run 1:
## hbridgecontroller
module hbridgecontroller(
input PCLK, 				 
input PRESERN, 				 
input PSEL, 				 
input PENABLE, 				 
output wire PREADY, 		 
output wire PSLVERR,		 
input PWRITE,				 
input [31:0] PADDR,			 
input wire [31:0] PWDATA,	 
output reg [31:0] PRDATA,	 
output reg motor1_pwm,
output reg motor2_pwm,
output reg [1:0] motor1_ctrl,
output reg [1:0] motor2_ctrl
); 
assign PSLVERR = 0;
assign PREADY = 1;
wire write_enable = (PENABLE && PWRITE && PSEL);
wire read_enable = (!PWRITE && PSEL); 
wire M1CTRL_WRITE = write_enable && (PADDR[15:0] == 16'h0000);
wire M1CTRL_READ = read_enable && (PADDR[15:0] == 16'h0000);
wire M2CTRL_WRITE = write_enable && (PADDR[15:0] == 16'h0004);
wire M2CTRL_READ = read_enable && (PADDR[15:0] == 16'h0004);
wire M1SPEED_WRITE = write_enable && (PADDR[15:0] == 16'h0008);
wire M1SPEED_READ = read_enable && (PADDR[15:0] == 16'h0008);
wire M2SPEED_WRITE = write_enable && (PADDR[15:0] == 16'h000c);
wire M2SPEED_READ = read_enable && (PADDR[15:0] == 16'h000c);
reg [31:0] counter;
parameter PWM_PERIOD = 200000;   
reg [31:0] M1_duty, M2_duty;
reg [31:0] M1_duty_v, M2_duty_v;
always @(posedge PCLK)
begin
    if (!PRESERN) counter = 0;
    else if (counter >= PWM_PERIOD) counter = 0;
    else counter = counter + 1;
  ...
For scale: about 2500 cells after synthesis, about 110 I/O pins, about 0.017 mm2 of cells after synthesis.
==> flow/config.mk <==
export PLATFORM = sky130hd
export DESIGN_NAME = hbridgecontroller
export DESIGN_NICKNAME = hbridgecontroller
export VERILOG_FILES = /design/flow/design.v
export SDC_FILE = /design/flow/constraint.sdc
export NUM_CORES = 4
export LEC_CHECK = 0
export ABC_AREA = 1
export CAP_MARGIN = 20
export CORE_MARGIN = 2
export CORE_UTILIZATION = 57
export CTS_CLUSTER_DIAMETER = 52
export CTS_CLUSTER_SIZE = 76
export SLEW_MARGIN = 20
==> flow/constraint.sdc <==
create_clock -name core_clock -period 13.6 [get_ports {PCLK}]
set_input_delay 2.7200 -clock core_clock [delete_from_list [all_inputs] [get_ports {PCLK}]]
set_output_delay 2.7200 -clock core_clock [all_outputs]
set_load 0.01 [all_outputs]
run.sh (not shown) runs the stock make flow with config.mk's settings and CLKGATE_MAP_FILE=.
Run 1 completed end to end; final checks failed (setup timing).
### run 1 -> run 2
Settings: CTS_CLUSTER_DIAMETER no longer set, was 52; CTS_CLUSTER_SIZE no longer set, was 76; ABC_AREA no longer set, was 1; CORE_UTILIZATION now 40, was 57; the clock period (ns, I/O delays scaled along) now 24.5, was 13.6.
## What came out
Run 2 went all the way through synthesis, placement and routing and the layout is clean on timing, DRC and antenna.
Taking run 1 as the reference, in run 2 maximum fanout along the worst path rose 5, routed length per placed instance went up by 15%.
In the tables for run 2 and run 1, internal power reads higher with run 1.
Compared run 2 against run 1; clock latency at the later pin of the worst-skew pair within noise.
Relative to run 2, the following input files were edited for run 3:
Settings: CORE_UTILIZATION: 40 -> 68.
==> comparison <==
Compared to run 2, run 3 has non-clock buffer count 4 lower.
met3 wire length up 91% in run 3 wrt run 2
Against run 2, run 3 reports a fraction of the cycle the final worst path needs that is higher.
Run 3 gives more share of cell area taken by flip-flops and latches than run 2 did.
Run 2 tops out at a higher clock frequency than run 3.
The run showing the greater register-to-register slack is run 2.
Run 3 vs run 2, clock group share of total power went up by 1.1 points.
Run 3: sum of internal, switching and leakage power 6.6% above run 2
Note that the cell row count recorded for run 2 amounts to 1.3 times the value seen in run 3.
--- input diff run 3..run 4 ---
Settings: swapping 68 for 57 in CORE_UTILIZATION; swapping 24.5 for 13.6 in the clock period (ns, I/O delays scaled along).
==> comparison <==
From the logs: run 4 reached the end of the flow and failed the layout checks with setup timing. The pin count of the biggest net entering global routing reported for run 4 is smaller than that of run 3 by 10. Cell depth of the worst setup path sits higher in run 4 than in run 3. Run 4 gives more power spent charging and discharging nets than run 3 did. [diff] final design instance area without fill, run 4 relative to run 3: regression. Side by side, utilization turned out higher in run 4 than in run 3. Going from run 3 to run 4, logic gate share of total power increased 1.2 points; non-clock buffer count grew by 587; via count normalized by instance count lower. Against run 3, run 4 comes in 19% higher on standard cell core area. Looking only at share of the clock period used by the worst path, and setting everything else aside, the lower value of run 3 and run 4 goes to run 3. Of run 3 and run 4, the lower proportion of power drawn by the clock network belongs to run 4.
Here is what was changed in the inputs of run 5 compared with run 4.
Settings: CORE_UTILIZATION: 57 -> 40; the clock period (ns, I/O delays scaled along): 13.6 -> 30.0.
==> comparison <==
In run 5, the core utilization came out 38 points below the value in run 4. Run 5: no failed stages, no open violations at the end. Sort run 4 and run 5 by via count of the first global-routing pass, ascending, and run 5 comes first. Re count of clock-net buffers in the final layout: run 4 was lower than run 5. Wire length on met3 (run 5 vs. run 4) decreases by more than half. Compared with run 4, run 5 shows total number of nets in the final design lower by 18%.
diff inputs: run 5 => run 6
Settings: an added ABC_AREA of 1; an added PLACE_DENSITY of 0.38; a change of CORE_UTILIZATION from 40 to 49; an added CTS_CLUSTER_SIZE of 98; an added CTS_CLUSTER_DIAMETER of 386.
Notes after the runs:
From run 5 to run 6 the numbers moved as follows: chip area in the Yosys report +100 um2; cell area after synthesis +0.59%; post-route fraction of the period consumed by the critical path -11 points; clock latency on the worst-skew pair ~0 delta; multi-input gate count -about 1.4%.
Reported for run 6 and run 5, max-cap check violation count turned out identical to the last digit.
Cmp run 6 vs run 5: area added between synthesis and finish lower in run 6
Run 6 reached the final stage; the timing, DRC and antenna checks on its layout passed.
Run 5 → run 6: critical path depth now larger, count of plain and timing-repair buffers in the layout now smaller, setup slack now larger, sequential share of layout area comparable.
Power figures rest on the tool's default switching activity, not on a simulated workload.
